$ cat design/flow/design.v
module huffman(clk, reset, gray_valid, gray_data, CNT_valid, CNT1, CNT2, CNT3, CNT4, CNT5, CNT6,
    code_valid, HC1, HC2, HC3, HC4, HC5, HC6, M1, M2, M3, M4, M5, M6);
input clk;
input reset;
input gray_valid;
input [7:0] gray_data;
output CNT_valid;
output [7:0] CNT1, CNT2, CNT3, CNT4, CNT5, CNT6;
output code_valid;
output [7:0] HC1, HC2, HC3, HC4, HC5, HC6;
output [7:0] M1, M2, M3, M4, M5, M6;
parameter Wait = 0;
parameter GetData = 1;
parameter Bubble = 2;
parameter Calculate = 3;
parameter Reorder = 4;
parameter Done = 5;
reg [2:0] state;
reg [7:0] gray_data_ [1:6];    
reg [5:0] group_ [1:6];        
reg [7:0] huffman_code [1:6];
reg [7:0] Mi_ [1:6];
reg [6:0] data_count;
reg [2:0] x, y;                
reg [2:0] last;                
reg [2:0] z;                   
reg finishGetData, finish;
assign CNT1 = gray_data_[1];
assign CNT2 = gray_data_[2];
assign CNT3 = gray_data_[3];
assign CNT4 = gray_data_[4];
assign CNT5 = gray_data_[5];
assign CNT6 = gray_data_[6];
assign CNT_valid = finishGetData;
assign HC1 = huffman_code[1];
assign HC2 = huffman_code[2];
assign HC3 = huffman_code[3];
assign HC4 = huffman_code[4];
assign HC5 = huffman_code[5];
assign HC6 = huffman_code[6];
assign M1 = Mi_[1];
assign M2 = Mi_[2];
assign M3 = Mi_[3];
assign M4 = Mi_[4];
assign M5 = Mi_[5];
assign M6 = Mi_[6];
assign code_valid = finish;
wire [7:0] upper_w = gray_data_[last - 3'd1];
wire [7:0] lower_w = gray_data_[last];
wire [5:0] upper_g = group_[last - 3'd1];
wire [5:0] lower_g = group_[last];
integer i;
always@(posedge clk)begin
  finishGetData <= 1'b0;
  finish <= 1'b0;
  if(reset)begin
	state <= Wait;
	data_count <= 7'd0;
	x <= 3'd1;
	y <= 3'd1;
	z <= 3'd1;
	last <= 3'd6;
	for(i = 1;i < 7;i = i + 1)begin
		gray_data_[i] <= 8'd0;
		group_[i] <= 6'd1 << (i - 1);
		Mi_[i] <= 8'd0;
		huffman_code[i] <= 8'd0;
	end
  end
  else begin
	case(state)
		Wait, GetData:begin
			if(gray_valid)begin
				state <= GetData;
				for(i = 1;i < 7;i = i + 1)
					if(gray_data == i)
						gray_data_[i] <= gray_data_[i] + 8'd1;
				data_count <= data_count + 7'd1;
				if(data_count == 7'd99)begin
					finishGetData <= 1'b1;
					state <= Bubble;
				end
			end
		end
		Bubble:begin
			if(gray_data_[x] < gray_data_[x + 3'd1])begin
				gray_data_[x] <= gray_data_[x + 3'd1];
				gray_data_[x + 3'd1] <= gray_data_[x];
				group_[x] <= group_[x + 3'd1];
				group_[x + 3'd1] <= group_[x];
			end
			if((x + y) < 6)
				x <= x + 3'd1;
			else begin
				x <= 3'd1;
				if(y == 3'd5)
					state <= Calculate;
				else
					y <= y + 3'd1;
			end
		end
		Calculate:begin
			for(i = 1;i < 7;i = i + 1)begin
				if(lower_g[i - 1])begin
					huffman_code[i] <= huffman_code[i] | (Mi_[i] + 8'd1);
					Mi_[i] <= {Mi_[i][6:0], 1'b1};
				end
				if(upper_g[i - 1])
					Mi_[i] <= {Mi_[i][6:0], 1'b1};
			end
			gray_data_[last - 3'd1] <= upper_w + lower_w;
			group_[last - 3'd1] <= upper_g | lower_g;
			last <= last - 3'd1;
			z <= last - 3'd1;
			if(last == 3'd2)begin
				finish <= 1'b1;
				state <= Done;
			end
			else
				state <= Reorder;
		end
		Reorder:begin
			if(z >= 3'd2 && gray_data_[z - 3'd1] < gray_data_[z])begin
				gray_data_[z] <= gray_data_[z - 3'd1];
				gray_data_[z - 3'd1] <= gray_data_[z];
				group_[z] <= group_[z - 3'd1];
				group_[z - 3'd1] <= group_[z];
				z <= z - 3'd1;
			end
			else
				state <= Calculate;
		end
		default:
			state <= Done;
	endcase
  end
end
endmodule
$ cat design/flow/run.sh
#!/bin/bash
# the make line also repeats each setting of config.mk as NAME=value (left out here)
make -C /OpenROAD-flow-scripts/flow DESIGN_CONFIG=/design/flow/config.mk WORK_HOME=/design/flow/orfs CLKGATE_MAP_FILE= finish
$ cat design/flow/config.mk
export PLATFORM = sky130hd
export DESIGN_NAME = huffman
export DESIGN_NICKNAME = huffman
export VERILOG_FILES = /design/flow/design.v
export SDC_FILE = /design/flow/constraint.sdc
export NUM_CORES = 4
export LEC_CHECK = 0
export ABC_AREA = 1
export CAP_MARGIN = 25
export CELL_PAD_IN_SITES_GLOBAL_PLACEMENT = 2
export CORE_ASPECT_RATIO = 1.6
export CORE_MARGIN = 2
export CORE_UTILIZATION = 48
export CTS_CLUSTER_DIAMETER = 244
export GPL_ROUTABILITY_DRIVEN = 0
export MIN_ROUTING_LAYER = met2
export PLACE_DENSITY_LB_ADDON = 0.09
export SETUP_SLACK_MARGIN = -0.13
export SLEW_MARGIN = 40
$ cat design/flow/constraint.sdc
create_clock -name core_clock -period 9.63 [get_ports {clk}]
set_input_delay 1.9260 -clock core_clock [delete_from_list [all_inputs] [get_ports {clk}]]
set_output_delay 1.9260 -clock core_clock [all_outputs]
set_load 0.01 [all_outputs]
==> impl_metrics.yaml, run 1 <==
# physical design summary
run_status:
  run_status: "stopped before the end"
  last-stage-reached: "global placement"
  error_message: "[ERROR FLW-0024] Place density exceeds 1.0 (current PLACE_DENSITY_LB_ADDON =  0.09). Please check if the value of  PLACE_DENSITY_LB_ADDON is between 0 and 0.99."
yosys:
  synth.cell_area_um2: 16900
  yosys.area_share.adder: 0.0348
  synth-edff-count: 112
  synth_async_sr_flop_share: 0
  yosys.stat.chipArea_um2: 16900
  ys_sh_mux: 0
  sequential_to_total_area_share_from_yosys_stat: 0.350
  synthDominantCellAreaShare: 0.198
  syn-instance-count: 2478
  synthesis.area_per_instance_um2: 6.84
  netlist_logic_family_top: "simple AND/OR/NAND/NOR gates"
  yosys_cells: 2478
  synth.area.top_cells: "edfxtp_1, dfxtp_1, nand2_1"
  synthesis.nets: 2535
  top_cell_type_by_total_area_after_synthesis: "edfxtp_1"
  ys_sh_aoi: 0.200
  synth.cellmix.xorXnorShare: 0.0268
  synth_flop_count: 240
  synth_cell_type_count: 49
  simple_gate_area_frac: 0.301
  yosys.cell_count.top_type: "nand2_1"
  top_cells_by_instance_count_after_synthesis: "nand2_1, nand3_1, o21ai_0"
  yosys_warnings: 3
  ys_dominant_reg_cell: "dfxtp_1"
floorplanning:
  fp.coreArea_um2: 35100
  chipHeight_um: 242
  die-width_um: 153
  row_count: 87
  top_level_ports: 157
  fp_util: 0.484
  design.die.area_um2: 36900
==> inputs of run 2 (changes only) <==
- CAP_MARGIN: 25 -> 20
- CELL_PAD_IN_SITES_GLOBAL_PLACEMENT: 2 -> not set
- CORE_ASPECT_RATIO: 1.6 -> not set
- CORE_UTILIZATION: 48 -> 65
- CTS_CLUSTER_DIAMETER: 244 -> 340
- CTS_CLUSTER_SIZE: not set -> 95
- GPL_ROUTABILITY_DRIVEN: 0 -> not set
- MIN_ROUTING_LAYER: met2 -> not set
- PLACE_DENSITY_LB_ADDON: 0.09 -> not set
- SETUP_SLACK_MARGIN: -0.13 -> not set
- SLEW_MARGIN: 40 -> 20
- clock period: 9.63 -> 3.35 ns (I/O delays scaled with it)
==> impl_metrics.yaml, run 2 <==
# physical design summary
run_status:
  run_status: "stopped before the end"
  last-stage-reached: "global routing"
  error_message: "[ERROR GRT-0116] Global routing finished with congestion. Check the congestion regions in the DRC Viewer."
yosys:
  ys_dominant_reg_cell: "dfxtp_1"
  synth_cell_type_count: 49
  synth_async_sr_flop_share: 0
  synth.cellmix.xorXnorShare: 0.0268
  yosys.cell_count.top_type: "nand2_1"
  ys_sh_mux: 0
  yosys.stat.chipArea_um2: 16900
  top_cells_by_instance_count_after_synthesis: "nand2_1, nand3_1, o21ai_0"
  syn-instance-count: 2478
  ys_sh_aoi: 0.200
  yosys_warnings: 3
  synth_flop_count: 240
  synthDominantCellAreaShare: 0.198
  simple_gate_area_frac: 0.301
  yosys_cells: 2478
  synth.cell_area_um2: 16900
  synth.area.top_cells: "edfxtp_1, dfxtp_1, nand2_1"
  synth-edff-count: 112
  synthesis.area_per_instance_um2: 6.84
  top_cell_type_by_total_area_after_synthesis: "edfxtp_1"
  netlist_logic_family_top: "simple AND/OR/NAND/NOR gates"
  yosys.area_share.adder: 0.0348
  sequential_to_total_area_share_from_yosys_stat: 0.350
  synthesis.nets: 2535
floorplanning:
  design.die.area_um2: 27400
  row_count: 59
  top_level_ports: 157
  fp_util: 0.656
  fp.coreArea_um2: 25800
  chipHeight_um: 165
  die-width_um: 165
place:
  port-buffer-count: 156
  dp.final_hpwl_mm: 52.6
  routabilityCongestion: 1.12
  place_inst: 3196
  dpl_worst_slack_ps: -1130
global_route:
  leftover_overflow_at_the_end_of_global_routing: 32
  global_route.usage.total: 0.735
clocking:
  cts.root.buffer_cell: "clkbuf_16"
  ctsLongestPathBuffers: 3
  cts-buffers-inserted: 6
  cts_htree_levels: 1
  cts.sinks: 240
-- run 2: timing repair --
| item | CTS |
|---|---|
| hold buffers | 0 |
| gates cloned | 13 |
| setup buffers | 51 |
| pin swaps | 149 |
| setup endpoints to repair | 230 |
| resized | 325 |
-- run 2: per-layer routing --
metal  GRT overflow  global-route usage
met1              1               0.741
met2             10               0.902
met4             18               0.691
met3              3               0.593
met5              0               0.278
-- run 2: metrics by stage --
step	utilization	area, µm²
3_5_place_dp	0.837	21600
4_1_cts	0.921	23800
3_3_place_gp	0.837	21600
2_1_floorplan	-	17600
==> inputs of run 3 (changes only) <==
- ABC_AREA: 1 -> not set
- CORE_UTILIZATION: 65 -> 64
- CTS_CLUSTER_DIAMETER: 340 -> not set
- CTS_CLUSTER_SIZE: 95 -> not set
- clock period: 3.35 -> 6.15 ns (I/O delays scaled with it)
==> impl_metrics.yaml, run 3 <==
# synthesis and place-and-route metrics
run_status:
  run_status: "no timing/DRC/antenna violations"
yosys:
  synth.cell_area_um2: 16000
  synth.cellmix.xorXnorShare: 0.0503
  netlist_logic_family_top: "multiplexers"
  ys_sh_aoi: 0.155
  yosys.stat.chipArea_um2: 16000
  top_cell_type_by_total_area_after_synthesis: "edfxtp_1"
  synthesis.nets: 1620
  synth_cell_type_count: 79
  syn-instance-count: 1563
  yosys_warnings: 3
  synth_flop_count: 240
  sequential_to_total_area_share_from_yosys_stat: 0.370
  synthesis.area_per_instance_um2: 10.2
  ys_dominant_reg_cell: "dfxtp_1"
  synth_async_sr_flop_share: 0
  synth.area.top_cells: "edfxtp_1, dfxtp_1, mux4_2"
  ys_sh_mux: 0.211
  yosys.area_share.adder: 0.0369
  synth-edff-count: 112
  yosys_cells: 1563
  yosys.cell_count.top_type: "nor2_1"
  synthDominantCellAreaShare: 0.210
  top_cells_by_instance_count_after_synthesis: "nor2_1, dfxtp_1, nand2_1"
  simple_gate_area_frac: 0.141
clocking:
  hold_buffers: 0
  ctsLongestPathBuffers: 3
  cts.sinks: 240
  cts_resized: 0
  clk_pin_slew_worst_paths_ps: 70
  cts-buffers-inserted: 25
  clk-insertion-delay-late_ps: 540
  clock_tree_from_tritoncts: "built"
  cts_setup_buffers: 0
  cts_htree_levels: 1
  cts.root.buffer_cell: "clkbuf_16"
final_layout:
  filler_cell_count: 1668
  instances_no_fill: 2077
  final_non_filler_cell_area_um2: 19200
  total_number_of_nets_in_the_final_design: 1792
  area_growth_syn_to_layout_pct: 19.7
worst_setup_path:
  rr_endpoint: "gray_data_[6][2]$_DFFE_PP_"
  worst_path_largest_cell_delay_ps: 620
  worst_path_max_delay_cell: "ha_1"
  crit_fanout: 24
  timing.reg2reg.worst_path_depth: 13
  critPathBufInv: 2
  worstSetupPathDepth: 13
  criticalPathCategory: "flop to flop"
  cp-startpoint: "z[1]$_SDFFE_PP0N_"
  crit_top_cell: "ha_1"
  path_delay_family: "AND-OR/OR-AND gates"
  critPathLaunchType: "flop"
  regToRegStartpoint: "z[1]$_SDFFE_PP0N_"
  crit_end: "gray_data_[6][2]$_DFFE_PP_"
  critical_path_arrival_ps: 6130
  kind_of_end_point_of_the_critical_path: "flop"
  timing.critical_path.cells: "inv_1, ha_1, mux4_2, mux2_2, ha_1, a211oi_1, o211ai_1, or4_1, a21o_2, buf_4, a32o_1, or4_4, o21bai_1"
  critical_path_rt_ps: 6310
  worst_setup_slack_for_register_to_register_paths_ps: 180
floorplanning:
  row_count: 57
  top_level_ports: 157
  fp.coreArea_um2: 24500
  design.die.area_um2: 26300
  fp_util: 0.655
  chipHeight_um: 162
  die-width_um: 162
place:
  port-buffer-count: 156
  place_inst: 2032
  routabilityCongestion: 1.05
  detailed_place.area_um2: 18300
  dp.final_hpwl_mm: 37.4
routing:
  average_vias_per_placed_instance: 6.89
  wl_per_cell_um: 24.5
  number_of_antenna_diodes: 0
  drtAntennaViolNets: 0
  route.met3.wl_mm: 6.89
  met2_length_mm: 22.6
  vias: 14300
  initialDrtViolationCount: 1964
  drc_errors: 0
  m1WireLength_mm: 19.0
  drt_first_pass_iters: 8
  routed_wirelength_mm: 50.9
  top_layer_used: "met4"
power:
  seq_cell_power_mw: 1.74
  vdd.ir_drop.worst_v: 0.000251
  power_switching_share: 0.228
  power.sequential.fraction: 0.487
  power.switching_uw: 813
  p_leak_nw: 7.44
  power.largest_group: "sequential cells"
  pg_clk_mw: 1.63
  power_per_cell_area_nw_per_um2: 186
  p_total_mw: 3.57
  power_combinational_uw: 202
  relative_contribution_of_the_clock_network_to_total_power: 0.457
  internal_power_mw: 2.76
  power.combinational.fraction: 0.057
timing:
  timing.final.setup_violations: 0
  final_report_hold_violation_count: 0
  finalMaxSlewViolations: 0
  period_used_share: 0.970
  period_needed_ps: 5970
  worst_pin_slew_ps: 1040
  fmax_ghz: 0.168
  unrepaired_setup_endpoints_after_global_routing: "false"
  max_transition_margin: 0.285
  setup_tns_ps: 0
  clock_skew_ps: 14.3
min_path:
  hold_path.startpoint: "huffman_code[2][4]$_SDFFE_PP0P_"
  path_class_of_the_lowest_slack_min_delay_path: "flop to flop"
  worst_hold_path.endpoint: "huffman_code[2][4]$_SDFFE_PP0P_"
  worstHoldPathCells: 2
global_route:
  grt_first_pass_wirelength_mm: 78.6
  grt_max_degree: 115
  global_route.usage.total: 0.383
  number_of_global_route_vias_before_repair: 14000
  leftover_overflow_at_the_end_of_global_routing: 0
  antenna_found_initial: 0
flow_run:
  max_cap_violations: 0
  stage_log_warnings: 40
[run 3: cell type report]
type | instances | area, µm² | share of cell area
multi-input cells | 1187 | 9590 | 0.500
flip-flops and latches | 240 | 5930 | 0.309
repair buffers | 235 | 2210 | 0.115
clock buffers | 29 | 661 | 0.0345
well taps | 324 | 405 | 0.0211
clock inverters | 16 | 211 | 0.0110
inverters | 46 | 173 | 0.00901
[run 3: per-layer routing]
layer,GRT usage,vias up
met5,0,-
li1,-,6234
met3,0.106,190
met4,0.164,0
met1,0.515,6867
met2,0.587,1028
[run 3: stage by stage]
step           worst slack [ps]  utilization  hold slack [ps]
4_1_cts                     336        0.783              472
5_1_grt                    37.7        0.784              487
6_report                    182        0.784              467
3_3_place_gp               57.5        0.748              447
2_1_floorplan              19.7            -              444
3_5_place_dp               -132        0.748              457
==> inputs of run 4 (changes only) <==
- CORE_UTILIZATION: 64 -> 71
- CTS_CLUSTER_DIAMETER: not set -> 329
- CTS_CLUSTER_SIZE: not set -> 35
- clock period: 6.15 -> 2.85 ns (I/O delays scaled with it)
==> impl_metrics.yaml, run 4 <==
# physical design summary
run_status:
  run_status: "stopped before the end"
  last-stage-reached: "clock tree synthesis"
  error_message: "[ERROR DPL-0033] detailed placement checks failed during check placement."
place:
  port-buffer-count: 156
  place_inst: 2266
  routabilityCongestion: 1.06
  detailed_place.area_um2: 20600
  dp.final_hpwl_mm: 50.1
yosys:
  synth_flop_count: 240
  yosys_warnings: 3
  synth.cellmix.xorXnorShare: 0.0503
  yosys.stat.chipArea_um2: 16000
  netlist_logic_family_top: "multiplexers"
  synthesis.area_per_instance_um2: 10.2
  ys_sh_mux: 0.211
  simple_gate_area_frac: 0.141
  top_cell_type_by_total_area_after_synthesis: "edfxtp_1"
  synth-edff-count: 112
  synth.cell_area_um2: 16000
  yosys_cells: 1563
  ys_sh_aoi: 0.155
  synthesis.nets: 1620
  yosys.area_share.adder: 0.0369
  synth_cell_type_count: 79
  synthDominantCellAreaShare: 0.210
  synth.area.top_cells: "edfxtp_1, dfxtp_1, mux4_2"
  sequential_to_total_area_share_from_yosys_stat: 0.370
  ys_dominant_reg_cell: "dfxtp_1"
  syn-instance-count: 1563
  synth_async_sr_flop_share: 0
  yosys.cell_count.top_type: "nor2_1"
  top_cells_by_instance_count_after_synthesis: "nor2_1, dfxtp_1, nand2_1"
floorplanning:
  design.die.area_um2: 23800
  top_level_ports: 157
  chipHeight_um: 154
  fp_util: 0.730
  fp.coreArea_um2: 22000
  die-width_um: 154
  row_count: 54
## run 4: metrics by stage
stage	power, mW	util	hold WS, ps	setup slack (ps)
3_5_place_dp	4.39	0.939	462	-2670
3_3_place_gp	4.34	0.939	447	-2250
2_1_floorplan	4.04	-	444	-2400
==> inputs of run 5 (changes only) <==
- CORE_UTILIZATION: 71 -> 72
- CTS_CLUSTER_DIAMETER: 329 -> 49
- CTS_CLUSTER_SIZE: 35 -> 24
- PLACE_DENSITY_LB_ADDON: not set -> 0.25
- SETUP_SLACK_MARGIN: not set -> 1.03
- clock period: 2.85 -> 5.91 ns (I/O delays scaled with it)
==> impl_metrics.yaml, run 5 <==
# physical design summary
yosys:
  ys_dominant_reg_cell: "dfxtp_1"
  top_cells_by_instance_count_after_synthesis: "nor2_1, dfxtp_1, nand2_1"
  ys_sh_aoi: 0.155
  synth_flop_count: 240
  top_cell_type_by_total_area_after_synthesis: "edfxtp_1"
  yosys.cell_count.top_type: "nor2_1"
  synthesis.nets: 1620
  synth.cell_area_um2: 16000
  synth_cell_type_count: 79
  sequential_to_total_area_share_from_yosys_stat: 0.370
  synth_async_sr_flop_share: 0
  synthDominantCellAreaShare: 0.210
  netlist_logic_family_top: "multiplexers"
  yosys.area_share.adder: 0.0369
  synth.cellmix.xorXnorShare: 0.0503
  syn-instance-count: 1563
  ys_sh_mux: 0.211
  synthesis.area_per_instance_um2: 10.2
  yosys_cells: 1563
  synth.area.top_cells: "edfxtp_1, dfxtp_1, mux4_2"
  yosys.stat.chipArea_um2: 16000
  yosys_warnings: 3
  synth-edff-count: 112
  simple_gate_area_frac: 0.141
clocking:
  cts-buffers-inserted: 26
  cts.sinks: 240
  ctsLongestPathBuffers: 3
  cts.root.buffer_cell: "clkbuf_16"
  cts_htree_levels: 1
floorplanning:
  chipHeight_um: 153
  die-width_um: 153
  row_count: 54
  design.die.area_um2: 23500
  top_level_ports: 157
  fp_util: 0.734
  fp.coreArea_um2: 21800
place:
  port-buffer-count: 156
  dpl_worst_slack_ps: -110
  place_inst: 1972
  routabilityCongestion: 1.08
  dp.final_hpwl_mm: 38.0
run_status:
  run_status: "stopped before the end"
  last-stage-reached: "global routing"
  error_message: "[ERROR GRT-0232] Routing congestion too high. Check the congestion heatmap in the GUI."
global_route:
  leftover_overflow_at_the_end_of_global_routing: 182
  global_route.usage.total: 0.834
## run 5: per-stage QoR
step / power [mW] / area [µm²]
4_1_cts: 3.72 / 19900
3_5_place_dp: 2.04 / 18200
3_3_place_gp: 2.03 / 18200
2_1_floorplan: 1.95 / 16200
## run 5: routing by layer
layer  GRT overflow  GRT usage
met5              3      0.418
met3              9      0.711
met2             96      0.968
met4             72      0.870
met1              2      0.820
## run 5: timing repair
| item | 4_1_cts |
|---|---|
| hold endpoints to repair | 0 |
| cloned | 4 |
| setup buffers | 36 |
| pin swaps | 23 |
| resized | 92 |
| setup endpoints to repair | 226 |
| hold buffers | 0 |
==> inputs of run 6 (changes only) <==
- CORE_UTILIZATION: 72 -> 69
- CTS_CLUSTER_DIAMETER: 49 -> 42
- CTS_CLUSTER_SIZE: 24 -> 34
- PLACE_DENSITY_LB_ADDON: 0.25 -> not set
- SETUP_SLACK_MARGIN: 1.03 -> 0.67
- clock period: 5.91 -> 5.24 ns (I/O delays scaled with it)
==> impl_metrics.yaml, run 6 <==
# physical design summary
run_status:
  run_status: "stopped before the end"
  last-stage-reached: "global routing"
  error_message: "[ERROR GRT-0232] Routing congestion too high. Check the congestion heatmap in the GUI."
yosys:
  synthesis.area_per_instance_um2: 10.2
  yosys_warnings: 3
  synth_flop_count: 240
  synth.area.top_cells: "edfxtp_1, dfxtp_1, mux4_2"
  ys_sh_aoi: 0.155
  netlist_logic_family_top: "multiplexers"
  synth.cell_area_um2: 16000
  synthDominantCellAreaShare: 0.210
  ys_dominant_reg_cell: "dfxtp_1"
  synthesis.nets: 1620
  top_cells_by_instance_count_after_synthesis: "nor2_1, dfxtp_1, nand2_1"
  synth_async_sr_flop_share: 0
  simple_gate_area_frac: 0.141
  synth-edff-count: 112
  yosys_cells: 1563
  synth.cellmix.xorXnorShare: 0.0503
  yosys.cell_count.top_type: "nor2_1"
  top_cell_type_by_total_area_after_synthesis: "edfxtp_1"
  yosys.area_share.adder: 0.0369
  synth_cell_type_count: 79
  sequential_to_total_area_share_from_yosys_stat: 0.370
  syn-instance-count: 1563
  yosys.stat.chipArea_um2: 16000
  ys_sh_mux: 0.211
place:
  routabilityCongestion: 0.998
  port-buffer-count: 156
  dp.final_hpwl_mm: 41.6
  dpl_worst_slack_ps: -353
  place_inst: 2096
floorplanning:
  chipHeight_um: 156
  row_count: 55
  fp.coreArea_um2: 22700
  fp_util: 0.705
  die-width_um: 156
  design.die.area_um2: 24500
  top_level_ports: 157
clocking:
  cts.root.buffer_cell: "clkbuf_16"
  cts.sinks: 240
  cts_htree_levels: 1
  hold_buffers: 0
  cts-buffers-inserted: 31
  ctsLongestPathBuffers: 3
global_route:
  global_route.usage.total: 0.891
  leftover_overflow_at_the_end_of_global_routing: 443
## run 6: timing repair
action / CTS
setup endpoints to repair: 211
setup buffers: 41
cloned: 2
endpoints found under the hold margin: 0
pin swaps: 31
gates resized: 102
## run 6: layer usage
layer  track usage  overflow
met1         0.866        22
met2          1.02       266
met3         0.786        18
met4         0.923       134
met5         0.530         3
## run 6: stage by stage
| stage | hold slack (ps) | util | power [mW] | area [µm²] |
|---|---|---|---|---|
| floorplan | 444 | - | 2.19 | 16200 |
| global placement | 447 | 0.848 | 2.32 | 19200 |
| detailed placement | 458 | 0.848 | 2.33 | 19200 |
| CTS | 476 | 0.935 | 4.56 | 21200 |
==> inputs of run 7 (changes only) <==
- CORE_UTILIZATION: 69 -> 59
- CTS_CLUSTER_DIAMETER: 42 -> not set
- CTS_CLUSTER_SIZE: 34 -> not set
- SETUP_SLACK_MARGIN: 0.67 -> 1.03
- clock period: 5.24 -> 4.13 ns (I/O delays scaled with it)
==> impl_metrics.yaml, run 7 <==
# synthesis and place-and-route metrics
clocking:
  ctsLongestPathBuffers: 3
  cts-buffers-inserted: 25
  cts.sinks: 240
  cts.root.buffer_cell: "clkbuf_16"
  cts_htree_levels: 1
  clock_tree_from_tritoncts: "built"
  clk_pin_slew_worst_paths_ps: 80
  hold_buffers: 0
  clk-insertion-delay-late_ps: 580
yosys:
  yosys.area_share.adder: 0.0369
  ys_dominant_reg_cell: "dfxtp_1"
  ys_sh_aoi: 0.155
  synth_async_sr_flop_share: 0
  yosys_cells: 1563
  synthDominantCellAreaShare: 0.210
  ys_sh_mux: 0.211
  synth.cell_area_um2: 16000
  top_cells_by_instance_count_after_synthesis: "nor2_1, dfxtp_1, nand2_1"
  syn-instance-count: 1563
  yosys.cell_count.top_type: "nor2_1"
  yosys.stat.chipArea_um2: 16000
  yosys_warnings: 3
  simple_gate_area_frac: 0.141
  synth.area.top_cells: "edfxtp_1, dfxtp_1, mux4_2"
  netlist_logic_family_top: "multiplexers"
  synthesis.nets: 1620
  synth_flop_count: 240
  top_cell_type_by_total_area_after_synthesis: "edfxtp_1"
  sequential_to_total_area_share_from_yosys_stat: 0.370
  synthesis.area_per_instance_um2: 10.2
  synth_cell_type_count: 79
  synth-edff-count: 112
  synth.cellmix.xorXnorShare: 0.0503
worst_setup_path:
  crit_top_cell: "buf_4"
  rr_endpoint: "group_[5][3]$_DFFE_PP_"
  timing.critical_path.cells: "buf_4, mux2i_4, buf_4, buf_16, buf_4, buf_4, a211oi_1, a31oi_1, a21oi_1, inv_1, ha_4, nor2b_4, o311a_1, o41a_1, buf_4, buf_6, nor3_1, buf_4, a21oi_1, buf_4, mux4_2, mux2_4, a22o_1"
  regToRegStartpoint: "x[0]$_SDFFE_PP1P_"
  critical_path_rt_ps: 4440
  worst_path_largest_cell_delay_ps: 370
  criticalPathCategory: "flop to flop"
  critPathBufInv: 10
  cp-startpoint: "x[0]$_SDFFE_PP1P_"
  critical_path_arrival_ps: 5650
  worst_setup_slack_for_register_to_register_paths_ps: -1210
  worst_path_max_delay_cell: "dfxtp_1"
  path_delay_family: "AND-OR/OR-AND gates"
  kind_of_end_point_of_the_critical_path: "flop"
  crit_end: "group_[5][3]$_DFFE_PP_"
  timing.reg2reg.worst_path_depth: 23
  worstSetupPathDepth: 23
  critPathLaunchType: "flop"
  crit_fanout: 12
routing:
  drt_first_pass_iters: 10
  met2_length_mm: 32.1
  vias: 18200
  wl_per_cell_um: 30.3
  drtAntennaViolNets: 0
  average_vias_per_placed_instance: 7.39
  drc_errors: 0
  routed_wirelength_mm: 74.7
  initialDrtViolationCount: 3106
  m1WireLength_mm: 23.8
  route.met3.wl_mm: 11.7
  top_layer_used: "met5"
min_path:
  worstHoldPathCells: 2
  path_class_of_the_lowest_slack_min_delay_path: "flop to flop"
  hold_path.startpoint: "huffman_code[2][2]$_SDFFE_PP0P_"
  worst_hold_path.endpoint: "huffman_code[2][2]$_SDFFE_PP0P_"
timing:
  clock_skew_ps: 35.6
  setup_tns_ps: -202560
  timing.final.setup_violations: 224
  max_transition_margin: 0.383
  whs_ps: 469
  period_needed_ps: 5340
  fmax_ghz: 0.187
  finalWorstSetupSlack_ps: -1210
  final_report_hold_violation_count: 0
  unrepaired_setup_endpoints_after_global_routing: "true"
  worst_pin_slew_ps: 919
  period_used_share: 1.29
  finalMaxSlewViolations: 0
global_route:
  grt_max_degree: 90
  leftover_overflow_at_the_end_of_global_routing: 0
  antenna_found_initial: 2
  number_of_global_route_vias_before_repair: 16600
  grt_first_pass_wirelength_mm: 96.4
  global_route.usage.total: 0.441
power:
  power.largest_group: "sequential cells"
  p_leak_nw: 9.86
  power.sequential.fraction: 0.470
  power.switching_mw: 1.41
  power_per_cell_area_nw_per_um2: 226
  power.combinational.fraction: 0.091
  power_switching_share: 0.258
  pg_clk_mw: 2.39
  internal_power_mw: 4.05
  p_total_mw: 5.46
  relative_contribution_of_the_clock_network_to_total_power: 0.438
  vdd.ir_drop.worst_v: 0.000451
  seq_cell_power_mw: 2.57
  power_combinational_uw: 499
final_layout:
  total_number_of_nets_in_the_final_design: 2159
  final_util: 0.900
  filler_cell_count: 1064
  area_growth_syn_to_layout_pct: 50.6
flow_run:
  stage_log_warnings: 41
  max_cap_violations: 0
floorplanning:
  row_count: 60
  design.die.area_um2: 28500
  fp_util: 0.598
  chipHeight_um: 169
  top_level_ports: 157
  fp.coreArea_um2: 26800
  die-width_um: 169
place:
  routabilityCongestion: 0.999
  port-buffer-count: 156
  dp.final_hpwl_mm: 43.1
run_status:
  violatedChecks: "setup timing"
  run_status: "complete, but fails checks"
==> run 7: cell type report <==
type | count | area [µm²] | area share
repair buffers | 601 | 5830 | 0.242
clock inverters | 11 | 76.3 | 0.00316
clock buffers | 35 | 767 | 0.0318
diodes | 1 | 2.50 | 0.000104
multi-input cells | 1188 | 10900 | 0.452
flip-flops and latches | 240 | 5940 | 0.246
inverters | 46 | 175 | 0.00726
well taps | 341 | 427 | 0.0177
==> run 7: routing by layer <==
layer | global-route usage | vias up
met1 | 0.547 | 8443
met3 | 0.127 | 704
met5 | 0 | -
met4 | 0.224 | 6
met2 | 0.707 | 2061
li1 | - | 6989
==> run 7: stage by stage <==
| stage | setup slack, ps | std cells | cell area [µm²] |
|---|---|---|---|
| 2_1_floorplan | -1370 | 1563 | 16200 |
| 3_3_place_gp | -1420 | 2304 | 20600 |
| 3_5_place_dp | -1510 | 2304 | 20600 |
| 4_1_cts | -658 | 2417 | 23100 |
| 5_1_grt | -1240 | 2462 | 24100 |
| 6_report | -1210 | 2463 | 24100 |
==> run 7: repair_timing <==
item,in CTS,in global routing
cloned,6,3
setup endpoints to repair,232,244
pin swaps,56,55
buffers inserted,61,41
resized,222,126
==> inputs of run 8 (changes only) <==
- CAP_MARGIN: 20 -> 15
- CORE_UTILIZATION: 59 -> 71
- CTS_CLUSTER_SIZE: not set -> 37
- SETUP_SLACK_MARGIN: 1.03 -> 0.41
- clock period: 4.13 -> 3.27 ns (I/O delays scaled with it)
==> impl_metrics.yaml, run 8 <==
# physical design summary
yosys:
  synthDominantCellAreaShare: 0.210
  yosys_warnings: 3
  ys_sh_mux: 0.211
  synth.area.top_cells: "edfxtp_1, dfxtp_1, mux4_2"
  yosys.cell_count.top_type: "nor2_1"
  synth_async_sr_flop_share: 0
  yosys.area_share.adder: 0.0369
  ys_dominant_reg_cell: "dfxtp_1"
  synth_flop_count: 240
  top_cells_by_instance_count_after_synthesis: "nor2_1, dfxtp_1, nand2_1"
  synth_cell_type_count: 79
  yosys.stat.chipArea_um2: 16000
  simple_gate_area_frac: 0.141
  netlist_logic_family_top: "multiplexers"
  synth.cell_area_um2: 16000
  synth.cellmix.xorXnorShare: 0.0503
  yosys_cells: 1563
  synth-edff-count: 112
  ys_sh_aoi: 0.155
  synthesis.nets: 1620
  syn-instance-count: 1563
  top_cell_type_by_total_area_after_synthesis: "edfxtp_1"
  synthesis.area_per_instance_um2: 10.2
  sequential_to_total_area_share_from_yosys_stat: 0.370
floorplanning:
  fp_util: 0.730
  die-width_um: 154
  chipHeight_um: 154
  row_count: 54
  fp.coreArea_um2: 22000
  design.die.area_um2: 23800
  top_level_ports: 157
run_status:
  error_message: "[ERROR DPL-0038] Utilization greater than 100%, impossible to legalize"
  run_status: "stopped before the end"
  last-stage-reached: "clock tree synthesis"
place:
  routabilityCongestion: 1.03
  dp.final_hpwl_mm: 48.7
  port-buffer-count: 156
  place_inst: 2258
==> run 8: metrics by stage <==
stage          cell area (µm²)  setup slack (ps)  hold WS (ps)
2_1_floorplan            16200             -2060           444
3_3_place_gp             20600             -1950           447
3_5_place_dp             20600             -2250           457
==> inputs of run 9 (changes only) <==
- CAP_MARGIN: 15 -> 35
- CELL_PAD_IN_SITES_DETAIL_PLACEMENT: not set -> 0
- CELL_PAD_IN_SITES_GLOBAL_PLACEMENT: not set -> 1
- CORE_UTILIZATION: 71 -> 53
- CTS_CLUSTER_DIAMETER: not set -> 114
- CTS_CLUSTER_SIZE: 37 -> not set
- GPL_TIMING_DRIVEN: not set -> 1
- PLACE_DENSITY: not set -> 0.61
- SETUP_SLACK_MARGIN: 0.41 -> not set
- clock period: 3.27 -> 5.71 ns (I/O delays scaled with it)
==> impl_metrics.yaml, run 9 <==
# synthesis and place-and-route metrics
flow_run:
  max_cap_violations: 0
  stage_log_warnings: 39
power:
  vdd.ir_drop.worst_v: 0.000235
  pg_clk_mw: 1.84
  p_leak_nw: 7.76
  power_combinational_uw: 227
  power.switching_uw: 890
  power.largest_group: "sequential cells"
  power_per_cell_area_nw_per_um2: 199
  internal_power_mw: 3.04
  relative_contribution_of_the_clock_network_to_total_power: 0.467
  power.sequential.fraction: 0.476
  power_switching_share: 0.226
  power.combinational.fraction: 0.058
  seq_cell_power_mw: 1.87
worst_setup_path:
  cp-startpoint: "reset"
  worstSetupPathDepth: 18
  path_delay_family: "multiplexers"
  kind_of_end_point_of_the_critical_path: "flop"
  crit_top_cell: "or2_4"
  timing.critical_path.cells: "buf_4, nor2b_4, mux2_2, and2_1, a211oi_1, a311oi_1, a21oi_1, inv_1, ha_1, or2_4, a221oi_2, o41a_1, or2_4, mux2i_4, buf_12, mux4_2, mux2_4, mux2_1"
  worst_setup_slack_for_register_to_register_paths_ps: 580
  worst_path_largest_cell_delay_ps: 510
  critical_path_arrival_ps: 5710
  regToRegStartpoint: "z[1]$_SDFFE_PP0N_"
  rr_endpoint: "gray_data_[7][4]$_DFFE_PP_"
  criticalPathCategory: "input pin to flop"
  crit_end: "group_[7][4]$_DFFE_PP_"
  timing.reg2reg.worst_path_depth: 14
  critPathBufInv: 3
  critical_path_rt_ps: 6000
  crit_fanout: 19
  worst_path_max_delay_cell: "mux4_2"
  critPathLaunchType: "input pin"
global_route:
  number_of_global_route_vias_before_repair: 13300
  global_route.usage.total: 0.316
  leftover_overflow_at_the_end_of_global_routing: 0
  grt_first_pass_wirelength_mm: 77.4
  grt_max_degree: 76
  antenna_found_initial: 0
yosys:
  netlist_logic_family_top: "multiplexers"
  synth.cell_area_um2: 16000
  synth.area.top_cells: "edfxtp_1, dfxtp_1, mux4_2"
  synth-edff-count: 112
  yosys_warnings: 3
  synthDominantCellAreaShare: 0.210
  synth_async_sr_flop_share: 0
  synth_cell_type_count: 79
  ys_dominant_reg_cell: "dfxtp_1"
  yosys_cells: 1563
  ys_sh_aoi: 0.155
  yosys.stat.chipArea_um2: 16000
  synthesis.area_per_instance_um2: 10.2
  synth.cellmix.xorXnorShare: 0.0503
  yosys.area_share.adder: 0.0369
  top_cells_by_instance_count_after_synthesis: "nor2_1, dfxtp_1, nand2_1"
  yosys.cell_count.top_type: "nor2_1"
  simple_gate_area_frac: 0.141
  top_cell_type_by_total_area_after_synthesis: "edfxtp_1"
  syn-instance-count: 1563
  ys_sh_mux: 0.211
  sequential_to_total_area_share_from_yosys_stat: 0.370
  synth_flop_count: 240
  synthesis.nets: 1620
place:
  dp.final_hpwl_mm: 38.6
  detailed_place.area_um2: 18800
  place_inst: 2141
  routabilityCongestion: 1.01
  port-buffer-count: 156
clocking:
  cts-buffers-inserted: 26
  hold_buffers: 0
  cts_setup_buffers: 0
  cts.root.buffer_cell: "clkbuf_16"
  clk_pin_slew_worst_paths_ps: 60
  clock_tree_from_tritoncts: "built"
  clk-insertion-delay-late_ps: 550
  cts.sinks: 240
  cts_htree_levels: 1
  ctsLongestPathBuffers: 3
floorplanning:
  design.die.area_um2: 31600
  fp.coreArea_um2: 29700
  chipHeight_um: 178
  die-width_um: 178
  fp_util: 0.539
  row_count: 63
  top_level_ports: 157
final_layout:
  multi_input_comb_area_um2: 9640
  final-seq-area_um2: 5930
  instances_no_fill: 2191
  total_number_of_nets_in_the_final_design: 1838
  area_growth_syn_to_layout_pct: 23.6
  final_util: 0.666
  final_non_filler_cell_area_um2: 19800
  filler_cell_count: 2455
routing:
  vias: 14000
  routed_wirelength_mm: 50.0
  drt_first_pass_iters: 6
  wl_per_cell_um: 22.8
  initialDrtViolationCount: 1460
  number_of_antenna_diodes: 0
  drc_errors: 0
  drtAntennaViolNets: 0
  average_vias_per_placed_instance: 6.39
timing:
  period_needed_ps: 5420
  timing.final.setup_violations: 0
  unrepaired_setup_endpoints_after_global_routing: "false"
  period_used_share: 0.949
  max_transition_margin: 0.381
  setup_tns_ps: 0
  final_report_hold_violation_count: 0
  fmax_ghz: 0.185
  worst_pin_slew_ps: 925
  clock_skew_ps: 28.6
  finalMaxSlewViolations: 0
min_path:
  hold_path.startpoint: "huffman_code[4][1]$_SDFFE_PP0P_"
  worstHoldPathCells: 2
  worst_hold_path.endpoint: "huffman_code[4][1]$_SDFFE_PP0P_"
  path_class_of_the_lowest_slack_min_delay_path: "flop to flop"
run_status:
  run_status: "no timing/DRC/antenna violations"
[run 9: cell type report]
cell class | instances | area share
tap | 390 | 0.0246
timing repair buffer | 280 | 0.133
multi-input combinational | 1187 | 0.487
sequential | 240 | 0.299
clock inverter | 14 | 0.00973
clock buffer | 34 | 0.0380
inverter | 46 | 0.00872
[run 9: what timing repair did]
item	in CTS	in global routing
resized	0	1
endpoints found under the hold margin	0	0
setup endpoints to repair	0	3
[run 9: routing by layer]
layer	vias to the layer above	track usage	wire length, µm
li1	6328	-	-
met1	6921	0.452	21700
met2	671	0.506	23300
met3	85	0.0463	3990
met4	0	0.0772	1080
met5	-	0	0
[run 9: per-stage QoR]
| stage | total power [mW] | hold slack [ps] | setup slack (ps) |
|---|---|---|---|
| after global routing | 4.05 | 486 | 34.2 |
| after CTS | 3.95 | 470 | 326 |
| after floorplan | 2.01 | 444 | -120 |
| after detailed placement | 2.13 | 454 | -198 |
| after global placement | 2.12 | 448 | -203 |
| final | 3.93 | 464 | 290 |
==> inputs of run 10 (changes only) <==
- ABC_AREA: not set -> 1
- CAP_MARGIN: 35 -> 40
- CELL_PAD_IN_SITES_GLOBAL_PLACEMENT: 1 -> not set
- CORE_UTILIZATION: 53 -> 25
- CTS_CLUSTER_DIAMETER: 114 -> not set
- CTS_CLUSTER_SIZE: not set -> 12
- GPL_TIMING_DRIVEN: 1 -> not set
- PLACE_DENSITY: 0.61 -> not set
- PLACE_DENSITY_LB_ADDON: not set -> 0.19
- SETUP_SLACK_MARGIN: not set -> 0.8
- clock period: 5.71 -> 4.24 ns (I/O delays scaled with it)
==> impl_metrics.yaml, run 10 <==
# synthesis and place-and-route metrics
routing:
  average_vias_per_placed_instance: 5.15
  wl_per_cell_um: 21.2
  met2_length_mm: 35.0
  drt_first_pass_iters: 9
  top_layer_used: "met5"
  route.met3.wl_mm: 6.64
  initialDrtViolationCount: 1854
  m1WireLength_mm: 36.6
  routed_wirelength_mm: 80.1
  drc_errors: 0
  number_of_antenna_diodes: 0
  vias: 19500
  drtAntennaViolNets: 0
min_path:
  worst_hold_path.endpoint: "huffman_code[6][4]$_SDFFE_PP0P_"
  hold_path.startpoint: "huffman_code[6][4]$_SDFFE_PP0P_"
  worstHoldPathCells: 2
  path_class_of_the_lowest_slack_min_delay_path: "flop to flop"
timing:
  final_report_hold_violation_count: 0
  finalMaxSlewViolations: 0
  period_needed_ps: 4120
  fmax_ghz: 0.243
  clock_skew_ps: 18.6
  unrepaired_setup_endpoints_after_global_routing: "true"
  setup_tns_ps: 0
  timing.final.setup_violations: 0
  max_transition_margin: 0.429
  worst_pin_slew_ps: 857
  period_used_share: 0.971
yosys:
  synth_flop_count: 240
  synth_cell_type_count: 49
  sequential_to_total_area_share_from_yosys_stat: 0.350
  syn-instance-count: 2478
  synth.cellmix.xorXnorShare: 0.0268
  yosys_warnings: 3
  ys_sh_aoi: 0.200
  yosys.area_share.adder: 0.0348
  top_cell_type_by_total_area_after_synthesis: "edfxtp_1"
  synth.cell_area_um2: 16900
  top_cells_by_instance_count_after_synthesis: "nand2_1, nand3_1, o21ai_0"
  yosys.stat.chipArea_um2: 16900
  netlist_logic_family_top: "simple AND/OR/NAND/NOR gates"
  synth-edff-count: 112
  ys_dominant_reg_cell: "dfxtp_1"
  ys_sh_mux: 0
  synthesis.nets: 2535
  simple_gate_area_frac: 0.301
  synthesis.area_per_instance_um2: 6.84
  synth.area.top_cells: "edfxtp_1, dfxtp_1, nand2_1"
  synthDominantCellAreaShare: 0.198
  yosys.cell_count.top_type: "nand2_1"
  yosys_cells: 2478
  synth_async_sr_flop_share: 0
power:
  power.sequential.fraction: 0.436
  power.switching_mw: 1.44
  relative_contribution_of_the_clock_network_to_total_power: 0.484
  pg_clk_mw: 2.77
  power_switching_share: 0.252
  power.combinational.fraction: 0.080
  vdd.ir_drop.worst_v: 0.000346
  power_combinational_uw: 457
  p_leak_nw: 10.9
  power_per_cell_area_nw_per_um2: 223
  seq_cell_power_mw: 2.50
  power.largest_group: "the clock network"
  internal_power_mw: 4.28
place:
  port-buffer-count: 156
  detailed_place.area_um2: 21900
  dp.final_hpwl_mm: 59.8
  routabilityCongestion: 0.922
worst_setup_path:
  worst_path_max_delay_cell: "dfxtp_2"
  timing.reg2reg.worst_path_depth: 25
  crit_fanout: 13
  path_delay_family: "buffers and inverters"
  critical_path_arrival_ps: 4470
  kind_of_end_point_of_the_critical_path: "flop"
  cp-startpoint: "x[0]$_SDFFE_PP1P_"
  rr_endpoint: "group_[1][5]$_DFFE_PP_"
  critPathBufInv: 9
  critPathLaunchType: "flop"
  criticalPathCategory: "flop to flop"
  critical_path_rt_ps: 4600
  worst_path_largest_cell_delay_ps: 340
  regToRegStartpoint: "x[0]$_SDFFE_PP1P_"
  worstSetupPathDepth: 25
  crit_end: "group_[1][5]$_DFFE_PP_"
  worst_setup_slack_for_register_to_register_paths_ps: 120
final_layout:
  final_non_filler_cell_area_um2: 25700
  filler_cell_count: 6789
  total_number_of_nets_in_the_final_design: 2939
  area_growth_syn_to_layout_pct: 51.4
global_route:
  global_route.usage.total: 0.216
  leftover_overflow_at_the_end_of_global_routing: 0
  grt_max_degree: 70
  number_of_global_route_vias_before_repair: 17700
  grt_first_pass_wirelength_mm: 115
  antenna_found_initial: 2
clocking:
  clock_tree_from_tritoncts: "built"
  cts.root.buffer_cell: "clkbuf_16"
  cts-buffers-inserted: 31
  clk_pin_slew_worst_paths_ps: 60
  clk-insertion-delay-late_ps: 610
  hold_buffers: 0
  cts.sinks: 240
  ctsLongestPathBuffers: 3
  cts_htree_levels: 1
flow_run:
  stage_log_warnings: 39
  max_cap_violations: 0
floorplanning:
  row_count: 95
  die-width_um: 264
  design.die.area_um2: 69900
  fp.coreArea_um2: 67200
  fp_util: 0.252
  chipHeight_um: 264
  top_level_ports: 157
run_status:
  run_status: "no timing/DRC/antenna violations"
-- run 10: per-stage QoR --
step / utilization / power (mW) / instances / hold WS [ps] / setup slack [ps]
finish: 0.382 / 5.72 / 3780 / 457 / 121
global route: 0.382 / 5.90 / 3780 / 488 / -30.3
CTS: 0.357 / 5.74 / 3726 / 455 / 250
detailed placement: 0.326 / 2.96 / 3632 / 442 / -504
global placement: 0.326 / 2.96 / 3632 / 444 / -507
floorplan: - / 2.71 / 2478 / 436 / 220
-- run 10: timing repair --
action | 4_1_cts | 5_1_grt
pin swaps | 39 | 156
resized | 147 | 291
setup buffers | 29 | 45
setup endpoints to repair | 230 | 230
gates cloned | 7 | 9
-- run 10: layout make-up --
type | instances | area [µm²] | share of cell area
timing repair buffer | 493 | 5450 | 0.212
clock inverter | 17 | 209 | 0.00814
sequential | 240 | 5930 | 0.231
multi-input combinational | 1883 | 11200 | 0.436
clock buffer | 41 | 843 | 0.0329
tap | 873 | 1090 | 0.0426
inverter | 233 | 946 | 0.0369
-- run 10: routing by layer --
metal	global-route usage	vias to the layer above
li1	-	9199
met1	0.311	9276
met2	0.331	858
met3	0.0432	126
met4	0.0462	4
met5	0	-
==> inputs of run 11 (changes only) <==
- ABC_AREA: 1 -> not set
- CAP_MARGIN: 40 -> 20
- CELL_PAD_IN_SITES_DETAIL_PLACEMENT: 0 -> not set
- CORE_UTILIZATION: 25 -> 71
- CTS_CLUSTER_SIZE: 12 -> 37
- HOLD_SLACK_MARGIN: not set -> -0.05
- PLACE_DENSITY_LB_ADDON: 0.19 -> not set
- SETUP_SLACK_MARGIN: 0.8 -> not set
- clock period: 4.24 -> 2.98 ns (I/O delays scaled with it)
==> impl_metrics.yaml, run 11 <==
# physical design summary
run_status:
  run_status: "stopped before the end"
  last-stage-reached: "clock tree synthesis"
  error_message: "[ERROR DPL-0038] Utilization greater than 100%, impossible to legalize"
yosys:
  synth_async_sr_flop_share: 0
  sequential_to_total_area_share_from_yosys_stat: 0.370
  yosys.stat.chipArea_um2: 16000
  simple_gate_area_frac: 0.141
  synth.area.top_cells: "edfxtp_1, dfxtp_1, mux4_2"
  syn-instance-count: 1563
  ys_sh_aoi: 0.155
  ys_dominant_reg_cell: "dfxtp_1"
  synth-edff-count: 112
  synth.cellmix.xorXnorShare: 0.0503
  netlist_logic_family_top: "multiplexers"
  yosys_cells: 1563
  synthDominantCellAreaShare: 0.210
  synth_cell_type_count: 79
  synthesis.nets: 1620
  yosys.area_share.adder: 0.0369
  synthesis.area_per_instance_um2: 10.2
  synth_flop_count: 240
  ys_sh_mux: 0.211
  top_cell_type_by_total_area_after_synthesis: "edfxtp_1"
  top_cells_by_instance_count_after_synthesis: "nor2_1, dfxtp_1, nand2_1"
  synth.cell_area_um2: 16000
  yosys.cell_count.top_type: "nor2_1"
  yosys_warnings: 3
floorplanning:
  fp.coreArea_um2: 22000
  design.die.area_um2: 23800
  die-width_um: 154
  fp_util: 0.730
  row_count: 54
  top_level_ports: 157
  chipHeight_um: 154
place:
  place_inst: 2267
  detailed_place.area_um2: 20700
  port-buffer-count: 156
  routabilityCongestion: 1.11
  dpl_worst_slack_ps: -2390
  dp.final_hpwl_mm: 49.6
==> inputs of run 12 (changes only) <==
- CORE_UTILIZATION: 71 -> 68
- CTS_CLUSTER_DIAMETER: not set -> 30
- CTS_CLUSTER_SIZE: 37 -> not set
- HOLD_SLACK_MARGIN: -0.05 -> -0.09
- SETUP_SLACK_MARGIN: not set -> 0.81
- clock period: 2.98 -> 5.67 ns (I/O delays scaled with it)
==> impl_metrics.yaml, run 12 <==
# physical design summary
floorplanning:
  design.die.area_um2: 24800
  chipHeight_um: 157
  fp_util: 0.687
  die-width_um: 157
  top_level_ports: 157
  fp.coreArea_um2: 23300
  row_count: 56
clocking:
  ctsLongestPathBuffers: 3
  cts-buffers-inserted: 49
  cts.root.buffer_cell: "clkbuf_16"
  cts.sinks: 240
  cts_htree_levels: 2
  hold_buffers: 0
yosys:
  simple_gate_area_frac: 0.141
  ys_sh_aoi: 0.155
  syn-instance-count: 1563
  synth_async_sr_flop_share: 0
  sequential_to_total_area_share_from_yosys_stat: 0.370
  synthesis.area_per_instance_um2: 10.2
  synth-edff-count: 112
  top_cells_by_instance_count_after_synthesis: "nor2_1, dfxtp_1, nand2_1"
  yosys.stat.chipArea_um2: 16000
  yosys.area_share.adder: 0.0369
  synth_cell_type_count: 79
  synthDominantCellAreaShare: 0.210
  yosys_cells: 1563
  synth.cell_area_um2: 16000
  yosys.cell_count.top_type: "nor2_1"
  synth.cellmix.xorXnorShare: 0.0503
  netlist_logic_family_top: "multiplexers"
  yosys_warnings: 3
  ys_sh_mux: 0.211
  synth.area.top_cells: "edfxtp_1, dfxtp_1, mux4_2"
  synthesis.nets: 1620
  ys_dominant_reg_cell: "dfxtp_1"
  synth_flop_count: 240
  top_cell_type_by_total_area_after_synthesis: "edfxtp_1"
global_route:
  global_route.usage.total: 0.742
  leftover_overflow_at_the_end_of_global_routing: 17
run_status:
  error_message: "[ERROR GRT-0232] Routing congestion too high. Check the congestion heatmap in the GUI."
  run_status: "stopped before the end"
  last-stage-reached: "global routing"
place:
  dpl_worst_slack_ps: -131
  port-buffer-count: 156
  dp.final_hpwl_mm: 38.5
  detailed_place.area_um2: 18800
  routabilityCongestion: 1.04
==> run 12: metal layers <==
layer	overflow	global-route usage
met1	0	0.738
met4	12	0.731
met5	0	0.197
met3	0	0.604
met2	5	0.912
==> run 12: repair_timing <==
| item | 4_1_cts |
|---|---|
| pin swaps | 36 |
| buffers inserted | 29 |
| setup endpoints to repair | 226 |
| gates resized | 73 |
| cloned | 5 |
| hold endpoints to repair | 0 |
==> run 12: per-stage QoR <==
step / utilization / total power [mW] / std cells / hold WS [ps]
after floorplan: - / 2.03 / 1563 / 444
after global placement: 0.807 / 2.14 / 2075 / 446
after detailed placement: 0.807 / 2.14 / 2075 / 455
after CTS: 0.914 / 5.35 / 2201 / 469
==> inputs of run 13 (changes only) <==
- CAP_MARGIN: 20 -> 0
- CELL_PAD_IN_SITES_DETAIL_PLACEMENT: not set -> 0
- CELL_PAD_IN_SITES_GLOBAL_PLACEMENT: not set -> 0
- CORE_UTILIZATION: 68 -> 71
- CTS_CLUSTER_DIAMETER: 30 -> 114
- CTS_CLUSTER_SIZE: not set -> 45
- GPL_TIMING_DRIVEN: not set -> 1
- HOLD_SLACK_MARGIN: -0.09 -> not set
- PLACE_DENSITY: not set -> 0.61
- SETUP_SLACK_MARGIN: 0.81 -> not set
- clock period: 5.67 -> 4.73 ns (I/O delays scaled with it)
==> impl_metrics.yaml, run 13 <==
# physical design summary
run_status:
  run_status: "stopped before the end"
  last-stage-reached: "global routing"
  error_message: "[ERROR GRT-0232] Routing congestion too high. Check the congestion heatmap in the GUI."
yosys:
  synth_cell_type_count: 79
  synth_async_sr_flop_share: 0
  ys_sh_mux: 0.211
  synth.area.top_cells: "edfxtp_1, dfxtp_1, mux4_2"
  yosys.area_share.adder: 0.0369
  top_cells_by_instance_count_after_synthesis: "nor2_1, dfxtp_1, nand2_1"
  simple_gate_area_frac: 0.141
  synthesis.nets: 1620
  yosys.cell_count.top_type: "nor2_1"
  yosys.stat.chipArea_um2: 16000
  yosys_warnings: 3
  synthDominantCellAreaShare: 0.210
  top_cell_type_by_total_area_after_synthesis: "edfxtp_1"
  sequential_to_total_area_share_from_yosys_stat: 0.370
  synth_flop_count: 240
  ys_sh_aoi: 0.155
  netlist_logic_family_top: "multiplexers"
  synth.cellmix.xorXnorShare: 0.0503
  synthesis.area_per_instance_um2: 10.2
  syn-instance-count: 1563
  ys_dominant_reg_cell: "dfxtp_1"
  yosys_cells: 1563
  synth.cell_area_um2: 16000
  synth-edff-count: 112
floorplanning:
  design.die.area_um2: 23800
  row_count: 54
  top_level_ports: 157
  fp.coreArea_um2: 22000
  die-width_um: 154
  fp_util: 0.730
  chipHeight_um: 154
place:
  dpl_worst_slack_ps: -876
  routabilityCongestion: 1.11
  dp.final_hpwl_mm: 44.2
  port-buffer-count: 156
clocking:
  cts.sinks: 240
  cts-buffers-inserted: 9
  hold_buffers: 0
  ctsLongestPathBuffers: 3
  cts_htree_levels: 1
  cts.root.buffer_cell: "clkbuf_16"
global_route:
  global_route.usage.total: 0.750
  leftover_overflow_at_the_end_of_global_routing: 14
## run 13: what timing repair did
action,in CTS
resized,32
buffers inserted,10
setup endpoints to repair,187
hold endpoints to repair,0
pin swaps,20
cloned,1
## run 13: per-layer routing
layer	track usage	GRT overflow
met1	0.758	1
met2	0.919	10
met3	0.610	0
met4	0.696	3
met5	0.308	0
## run 13: metrics by stage
step | hold WS [ps] | instances | cell area (µm²)
2_1_floorplan | 444 | 1563 | 16200
3_3_place_gp | 446 | 2161 | 19700
4_1_cts | 487 | 2185 | 20200
3_5_place_dp | 453 | 2161 | 19700
==> inputs of run 14 (changes only) <==
- ABC_AREA: not set -> 0
- CAP_MARGIN: 0 -> 20
- CELL_PAD_IN_SITES_DETAIL_PLACEMENT: 0 -> not set
- CELL_PAD_IN_SITES_GLOBAL_PLACEMENT: 0 -> not set
- CORE_ASPECT_RATIO: not set -> 0.71
- CORE_UTILIZATION: 71 -> 72
- CTS_CLUSTER_DIAMETER: 114 -> 373
- CTS_CLUSTER_SIZE: 45 -> 100
- GPL_TIMING_DRIVEN: 1 -> not set
- PLACE_DENSITY: 0.61 -> not set
- PLACE_DENSITY_LB_ADDON: not set -> 0.0
- clock period: 4.73 -> 4.52 ns (I/O delays scaled with it)
==> impl_metrics.yaml, run 14 <==
# physical design summary
yosys:
  syn-instance-count: 1563
  synth-edff-count: 112
  yosys.area_share.adder: 0.0369
  yosys_warnings: 3
  synthesis.area_per_instance_um2: 10.2
  ys_sh_mux: 0.211
  top_cells_by_instance_count_after_synthesis: "nor2_1, dfxtp_1, nand2_1"
  ys_sh_aoi: 0.155
  netlist_logic_family_top: "multiplexers"
  synth.cellmix.xorXnorShare: 0.0503
  yosys.cell_count.top_type: "nor2_1"
  yosys.stat.chipArea_um2: 16000
  synth_flop_count: 240
  synth_cell_type_count: 79
  synthDominantCellAreaShare: 0.210
  synth.area.top_cells: "edfxtp_1, dfxtp_1, mux4_2"
  synthesis.nets: 1620
  synth_async_sr_flop_share: 0
  top_cell_type_by_total_area_after_synthesis: "edfxtp_1"
  synth.cell_area_um2: 16000
  yosys_cells: 1563
  sequential_to_total_area_share_from_yosys_stat: 0.370
  simple_gate_area_frac: 0.141
  ys_dominant_reg_cell: "dfxtp_1"
clocking:
  cts.sinks: 240
  cts_htree_levels: 1
  cts-buffers-inserted: 6
  ctsLongestPathBuffers: 3
  cts.root.buffer_cell: "clkbuf_16"
  hold_buffers: 0
floorplanning:
  top_level_ports: 157
  fp.coreArea_um2: 21600
  chipHeight_um: 130
  row_count: 45
  die-width_um: 181
  fp_util: 0.741
  design.die.area_um2: 23500
run_status:
  run_status: "stopped before the end"
  last-stage-reached: "global routing"
  error_message: "[ERROR GRT-0232] Routing congestion too high. Check the congestion heatmap in the GUI."
place:
  routabilityCongestion: 1.10
  dp.final_hpwl_mm: 47.0
  detailed_place.area_um2: 19800
  port-buffer-count: 156
global_route:
  leftover_overflow_at_the_end_of_global_routing: 582
  global_route.usage.total: 0.919
[run 14: repair_timing]
item	CTS
setup endpoints to repair	224
resized	91
pin swaps	24
gates cloned	2
buffers inserted	18
[run 14: per-layer routing]
| metal | global-route usage | GRT overflow |
|---|---|---|
| met1 | 0.892 | 57 |
| met2 | 1.05 | 299 |
| met3 | 0.804 | 61 |
| met4 | 0.975 | 160 |
| met5 | 0.622 | 5 |
[run 14: through the flow]
step | worst slack [ps] | TNS (ps) | total power [mW] | std cells
2_1_floorplan | -1060 | -146450 | 2.54 | 1563
3_3_place_gp | -844 | -123030 | 2.70 | 2172
3_5_place_dp | -1070 | -172530 | 2.73 | 2172
4_1_cts | -315 | -13140 | 3.65 | 2199
==> inputs of run 15 (changes only) <==
- CELL_PAD_IN_SITES_DETAIL_PLACEMENT: not set -> 0
- CORE_ASPECT_RATIO: 0.71 -> not set
- CORE_MARGIN: 2 -> 6
- CORE_UTILIZATION: 72 -> 18
- CTS_CLUSTER_DIAMETER: 373 -> not set
- CTS_CLUSTER_SIZE: 100 -> not set
- GPL_TIMING_DRIVEN: not set -> 0
- PLACE_DENSITY_LB_ADDON: 0.0 -> 0.19
- clock period: 4.52 -> 6.48 ns (I/O delays scaled with it)
==> impl_metrics.yaml, run 15 <==
# synthesis and place-and-route metrics
yosys:
  synthDominantCellAreaShare: 0.210
  ys_sh_mux: 0.211
  ys_sh_aoi: 0.155
  top_cell_type_by_total_area_after_synthesis: "edfxtp_1"
  synth.area.top_cells: "edfxtp_1, dfxtp_1, mux4_2"
  netlist_logic_family_top: "multiplexers"
  yosys_cells: 1563
  synth_cell_type_count: 79
  top_cells_by_instance_count_after_synthesis: "nor2_1, dfxtp_1, nand2_1"
  synth.cell_area_um2: 16000
  synthesis.area_per_instance_um2: 10.2
  ys_dominant_reg_cell: "dfxtp_1"
  syn-instance-count: 1563
  yosys.cell_count.top_type: "nor2_1"
  simple_gate_area_frac: 0.141
  synthesis.nets: 1620
  synth_async_sr_flop_share: 0
  yosys_warnings: 3
  synth_flop_count: 240
  yosys.stat.chipArea_um2: 16000
  yosys.area_share.adder: 0.0369
  synth.cellmix.xorXnorShare: 0.0503
  sequential_to_total_area_share_from_yosys_stat: 0.370
  synth-edff-count: 112
final_layout:
  area_growth_syn_to_layout_pct: 27.9
  final_util: 0.234
  filler_cell_count: 9347
  instances_no_fill: 2937
  total_number_of_nets_in_the_final_design: 1813
min_path:
  worst_hold_path.endpoint: "huffman_code[1][3]$_SDFFE_PP0P_"
  hold_path.startpoint: "huffman_code[1][3]$_SDFFE_PP0P_"
  worstHoldPathCells: 2
  path_class_of_the_lowest_slack_min_delay_path: "flop to flop"
clocking:
  hold_buffers: 0
  cts.root.buffer_cell: "clkbuf_16"
  ctsLongestPathBuffers: 3
  clock_tree_from_tritoncts: "built"
  cts_htree_levels: 2
  clk-insertion-delay-late_ps: 560
  cts.sinks: 240
  clk_pin_slew_worst_paths_ps: 60
  cts-buffers-inserted: 35
floorplanning:
  chipHeight_um: 310
  die-width_um: 310
  row_count: 108
  fp_util: 0.183
  design.die.area_um2: 96300
  fp.coreArea_um2: 87400
  top_level_ports: 157
worst_setup_path:
  critical_path_arrival_ps: 6600
  critPathLaunchType: "flop"
  critPathBufInv: 6
  kind_of_end_point_of_the_critical_path: "flop"
  worst_path_largest_cell_delay_ps: 760
  worstSetupPathDepth: 17
  regToRegStartpoint: "z[0]$_SDFFE_PP1N_"
  crit_end: "gray_data_[7][6]$_DFFE_PP_"
  path_delay_family: "buffers and inverters"
  worst_setup_slack_for_register_to_register_paths_ps: 180
  crit_fanout: 11
  crit_top_cell: "buf_6"
  timing.reg2reg.worst_path_depth: 17
  criticalPathCategory: "flop to flop"
  cp-startpoint: "z[0]$_SDFFE_PP1N_"
  rr_endpoint: "gray_data_[7][6]$_DFFE_PP_"
  critical_path_rt_ps: 6780
  timing.critical_path.cells: "buf_6, clkinv_1, ha_4, clkbuf_2, mux4_2, mux2_2, ha_1, a211oi_1, o211ai_1, or4_1, buf_4, a21o_1, and3_1, a31oi_2, buf_6, o311ai_4, buf_8"
  worst_path_max_delay_cell: "a31oi_2"
timing:
  max_transition_margin: 0.234
  worst_pin_slew_ps: 1140
  clock_skew_ps: 23.1
  period_used_share: 0.972
  period_needed_ps: 6300
  timing.final.setup_violations: 0
  fmax_ghz: 0.159
  whs_ps: 467
  finalMaxSlewViolations: 0
  unrepaired_setup_endpoints_after_global_routing: "false"
  final_report_hold_violation_count: 0
power:
  power.combinational.fraction: 0.054
  vdd.ir_drop.worst_v: 0.000148
  relative_contribution_of_the_clock_network_to_total_power: 0.512
  power_combinational_uw: 208
  seq_cell_power_mw: 1.66
  power_per_cell_area_nw_per_um2: 187
  pg_clk_mw: 1.96
  p_total_mw: 3.83
  p_leak_nw: 7.42
  internal_power_mw: 2.85
  power.largest_group: "the clock network"
  power_switching_share: 0.255
  power.switching_uw: 977
  power.sequential.fraction: 0.434
place:
  place_inst: 2874
  dp.final_hpwl_mm: 52.7
  routabilityCongestion: 0.873
  port-buffer-count: 155
routing:
  wl_per_cell_um: 23.6
  vias: 14000
  drtAntennaViolNets: 0
  average_vias_per_placed_instance: 4.78
  drc_errors: 0
  initialDrtViolationCount: 1288
  drt_first_pass_iters: 6
  routed_wirelength_mm: 69.4
flow_run:
  max_cap_violations: 0
  stage_log_warnings: 37
global_route:
  antenna_found_initial: 4
  global_route.usage.total: 0.139
  grt_max_degree: 15
  leftover_overflow_at_the_end_of_global_routing: 0
  number_of_global_route_vias_before_repair: 14300
  grt_first_pass_wirelength_mm: 100
run_status:
  run_status: "no timing/DRC/antenna violations"
## run 15: final cells by class
type	count	area, µm²	area share
timing repair buffer	159	1600	0.0782
clock inverter	19	228	0.0111
multi-input combinational	1187	9750	0.476
tap	1155	1450	0.0705
antenna	2	5.00	0.000244
inverter	46	173	0.00843
clock buffer	42	932	0.0455
sequential	240	5930	0.289
buffer	87	428	0.0209
## run 15: what timing repair did
| action | in CTS | in global routing |
|---|---|---|
| gates resized | 32 | 36 |
| buffers inserted | 2 | 1 |
| endpoints found under the setup margin | 224 | 136 |
| cloned | 0 | 0 |
| pin swaps | 1 | 0 |
## run 15: per-stage QoR
| step | TNS [ps] | worst slack (ps) | area (µm²) |
|---|---|---|---|
| after floorplan | 0 | 34.0 | 16000 |
| after global placement | -380540 | -2530 | 19000 |
| after detailed placement | -348370 | -2060 | 19100 |
| after CTS | -69.6 | -10.1 | 20300 |
| after global routing | 0 | 0.403 | 20500 |
| final | 0 | 181 | 20500 |
## run 15: per-layer routing
layer  vias up  part of all wire  wire [µm]  GRT usage
met1      7036              0.42      29200      0.178
met4         4             0.039       2740     0.0511
met3       167             0.067       4640     0.0322
met2       536              0.47      32800      0.231
met5         -           0.00058         40          0
li1       6304                 -          -          -
No activity file was given, so power comes from the tool's default toggle rates.
